==> run a: inputs <==
Design ex2_1, start of the top module:
module ex2_1 (
	      input 		 clk, rst, validi,
	      input [31:0] 	 data_in,
	      output logic 	 valido, 
	      output logic [31:0] data_out
	      );
Settings: LEC_CHECK=0, ABC_AREA=1, CAP_MARGIN=20, CELL_PAD_IN_SITES_GLOBAL_PLACEMENT=0, CORE_MARGIN=2, CORE_UTILIZATION=17, CTS_CLUSTER_DIAMETER=237, CTS_CLUSTER_SIZE=100, GPL_TIMING_DRIVEN=0, HOLD_SLACK_MARGIN=0.3, MIN_ROUTING_LAYER=met1, PLACE_DENSITY_LB_ADDON=0.3, SLEW_MARGIN=20, TNS_END_PERCENT=85; clock period 7.17 ns.
run.sh (not shown) runs the stock make flow with config.mk's settings and CLKGATE_MAP_FILE=.
==> run b: changes against run a <==
CAP_MARGIN = 15   (was 20)
CORE_UTILIZATION = 71   (was 17)
CTS_CLUSTER_DIAMETER = 223   (was 237)
CTS_CLUSTER_SIZE = default   (was 100)
GPL_TIMING_DRIVEN = default   (was 0)
HOLD_SLACK_MARGIN = -0.1   (was 0.3)
PLACE_DENSITY_LB_ADDON = default   (was 0.3)
TNS_END_PERCENT = 100   (was 85)
==> flow/constraint.sdc (replaced) <==
create_clock -name core_clock -period 7.64 [get_ports {clk}]
set_input_delay 1.5280 -clock core_clock [delete_from_list [all_inputs] [get_ports {clk}]]
set_output_delay 1.5280 -clock core_clock [all_outputs]
set_load 0.01 [all_outputs]
==> run c: changes against run a <==
ABC_AREA = default   (was 1)
CELL_PAD_IN_SITES_GLOBAL_PLACEMENT = default   (was 0)
CORE_UTILIZATION = 62   (was 17)
CTS_CLUSTER_DIAMETER = default   (was 237)
CTS_CLUSTER_SIZE = default   (was 100)
GPL_TIMING_DRIVEN = default   (was 0)
HOLD_SLACK_MARGIN = default   (was 0.3)
MIN_ROUTING_LAYER = default   (was met1)
PLACE_DENSITY_LB_ADDON = default   (was 0.3)
TNS_END_PERCENT = default   (was 85)
==> flow/constraint.sdc (replaced) <==
create_clock -name core_clock -period 12.9 [get_ports {clk}]
set_input_delay 2.5800 -clock core_clock [delete_from_list [all_inputs] [get_ports {clk}]]
set_output_delay 2.5800 -clock core_clock [all_outputs]
set_load 0.01 [all_outputs]
==> run d: changes against run a <==
ABC_AREA = default   (was 1)
CORE_ASPECT_RATIO = 1.04   (was default)
CORE_UTILIZATION = 72   (was 17)
CTS_CLUSTER_DIAMETER = 77   (was 237)
CTS_CLUSTER_SIZE = default   (was 100)
GPL_TIMING_DRIVEN = default   (was 0)
HOLD_SLACK_MARGIN = -0.05   (was 0.3)
PLACE_DENSITY_LB_ADDON = 0.15   (was 0.3)
==> flow/constraint.sdc (replaced) <==
create_clock -name core_clock -period 8.89 [get_ports {clk}]
set_input_delay 1.7780 -clock core_clock [delete_from_list [all_inputs] [get_ports {clk}]]
set_output_delay 1.7780 -clock core_clock [all_outputs]
set_load 0.01 [all_outputs]
==> impl_metrics.csv <==
group,metric,value,unit
status,status,"complete, no violations",
cells_and_area,n_all_buffers,188,
clock_network,path_clk_slew,0.09,ns
worst_setup_path,cp_top_family,"AND-OR/OR-AND gates",
hold_path,worst_hold_path.num_cells,1,
placement,io_buffer_count,67,
clock_network,clkLatencyLatePin,0.52,ns
global_routing,track_usage,39.42,%
logic_synthesis,syn-instance-count,7265,
placement,preCtsSetupSlack,0.8595,ns
route,via_count,48450,
hold_path,whs_endpoint,"data_out[10]",
cells_and_area,n_clock_buffer,18,
logic_synthesis,synth.distinct_cells,102,
That was run c.
==> impl_metrics.csv <==
group,metric,value,unit
status,status,"failed layout checks",
status,failed_checks,"negative setup slack",
global_routing,track_usage,17.01,%
cells_and_area,n_all_buffers,711,
cells_and_area,n_clock_buffer,19,
placement,io_buffer_count,66,
hold_path,worst_hold_path.num_cells,2,
clock_network,clkLatencyLatePin,0.56,ns
logic_synthesis,synth.distinct_cells,55,
clock_network,path_clk_slew,0.09,ns
placement,preCtsSetupSlack,-4.949,ns
sta,fin_ws,-1.720,ns
hold_path,whs_endpoint,"next[2]",
sta,finalSetupViolCount,53,
That was run a.
==> impl_metrics.csv <==
group,metric,value,unit
hold_path,worst_hold_path.num_cells,2,
sta,fin_ws,-1.507,ns
sta,finalSetupViolCount,40,
clock_network,clkLatencyLatePin,0.53,ns
cells_and_area,n_all_buffers,892,
cells_and_area,n_clock_buffer,19,
global_routing,track_usage,52.03,%
hold_path,whs_endpoint,"state[0]",
status,failed_checks,"negative setup slack",
status,status,"failed layout checks",
route,via_count,57810,
logic_synthesis,synth.distinct_cells,55,
logic_synthesis,syn-instance-count,7874,
placement,io_buffer_count,67,
placement,preCtsSetupSlack,-1.681,ns
worst_setup_path,cp_top_family,"simple AND/OR/NAND/NOR gates",
floorplan,dieArea,0.08680,mm^2
That was run b.
==> impl_metrics.csv <==
group,metric,value,unit
sta,fin_ws,-0.7361,ns
hold_path,whs_endpoint,"state[1]",
clock_network,path_clk_slew,0.07,ns
status,failed_checks,"negative setup slack",
sta,finalSetupViolCount,22,
hold_path,worst_hold_path.num_cells,2,
placement,preCtsSetupSlack,-1.272,ns
logic_synthesis,synth.distinct_cells,102,
status,status,"failed layout checks",
That was run d.

* * *

==> inputs of wip/maple <==
Starting RTL as in the previous note.
// ex2_1
module ex2_1 (
	      input 		 clk, rst, validi,
	      input [31:0] 	 data_in,
	      output logic 	 valido, 
	      output logic [31:0] data_out
	      );
==> flow/config.mk <==
export PLATFORM = sky130hd
export DESIGN_NAME = ex2_1
export DESIGN_NICKNAME = ex2_1
export VERILOG_FILES = /design/flow/design.v
export SDC_FILE = /design/flow/constraint.sdc
export NUM_CORES = 4
export LEC_CHECK = 0
export ABC_AREA = 1
export CAP_MARGIN = 15
export CELL_PAD_IN_SITES_GLOBAL_PLACEMENT = 0
export CORE_MARGIN = 2
export CORE_UTILIZATION = 70
export CTS_CLUSTER_DIAMETER = 223
export MIN_ROUTING_LAYER = met1
export SLEW_MARGIN = 20
export TNS_END_PERCENT = 100
==> flow/constraint.sdc <==
create_clock -name core_clock -period 7.64 [get_ports {clk}]
set_input_delay 1.5280 -clock core_clock [delete_from_list [all_inputs] [get_ports {clk}]]
set_output_delay 1.5280 -clock core_clock [all_outputs]
set_load 0.01 [all_outputs]
==> wip/indigo (differences from wip/maple) <==
==> flow/config.mk (replaced) <==
export PLATFORM = sky130hd
export DESIGN_NAME = ex2_1
export DESIGN_NICKNAME = ex2_1
export VERILOG_FILES = /design/flow/design.v
export SDC_FILE = /design/flow/constraint.sdc
export NUM_CORES = 4
export LEC_CHECK = 0
export CAP_MARGIN = 20
export CORE_MARGIN = 2
export CORE_UTILIZATION = 40
export SLEW_MARGIN = 20
==> flow/constraint.sdc (replaced) <==
create_clock -name core_clock -period 9.8 [get_ports {clk}]
set_input_delay 1.9600 -clock core_clock [delete_from_list [all_inputs] [get_ports {clk}]]
set_output_delay 1.9600 -clock core_clock [all_outputs]
set_load 0.01 [all_outputs]
==> run_results.csv <==
group,metric,value,unit
status,status,"finished clean",
final_layout,logic_gates,5097,
synthesis,netlist.area_leader.share,40.7,%
final_layout,area_growth,9.47,%
place,dp.cells,9249,
floorplan,die.size.y,392,um
drt,route.met3.wl,21300,um
final_layout,seq_area,4120,um2
floorplan,initCoreUtil,40.3,%
-- figures above: wip/indigo

==> run_results.csv <==
group,metric,value,unit
status,check.faults,"negative setup slack",
synthesis,netlist.area_leader.share,41.0,%
floorplan,initCoreUtil,70.5,%
floorplan,die.size.y,297,um
final_timing,final-setup-viol-count,35,
drt,route.met3.wl,38600,um
place,dp.cells,9347,
final_layout,seq_area,4120,um2
final_layout,logic_gates,5207,
status,status,"finished with violations",
final_timing,setup_ws,-1.23,ns
final_layout,n_all_buffers,903,
-- figures above: wip/maple

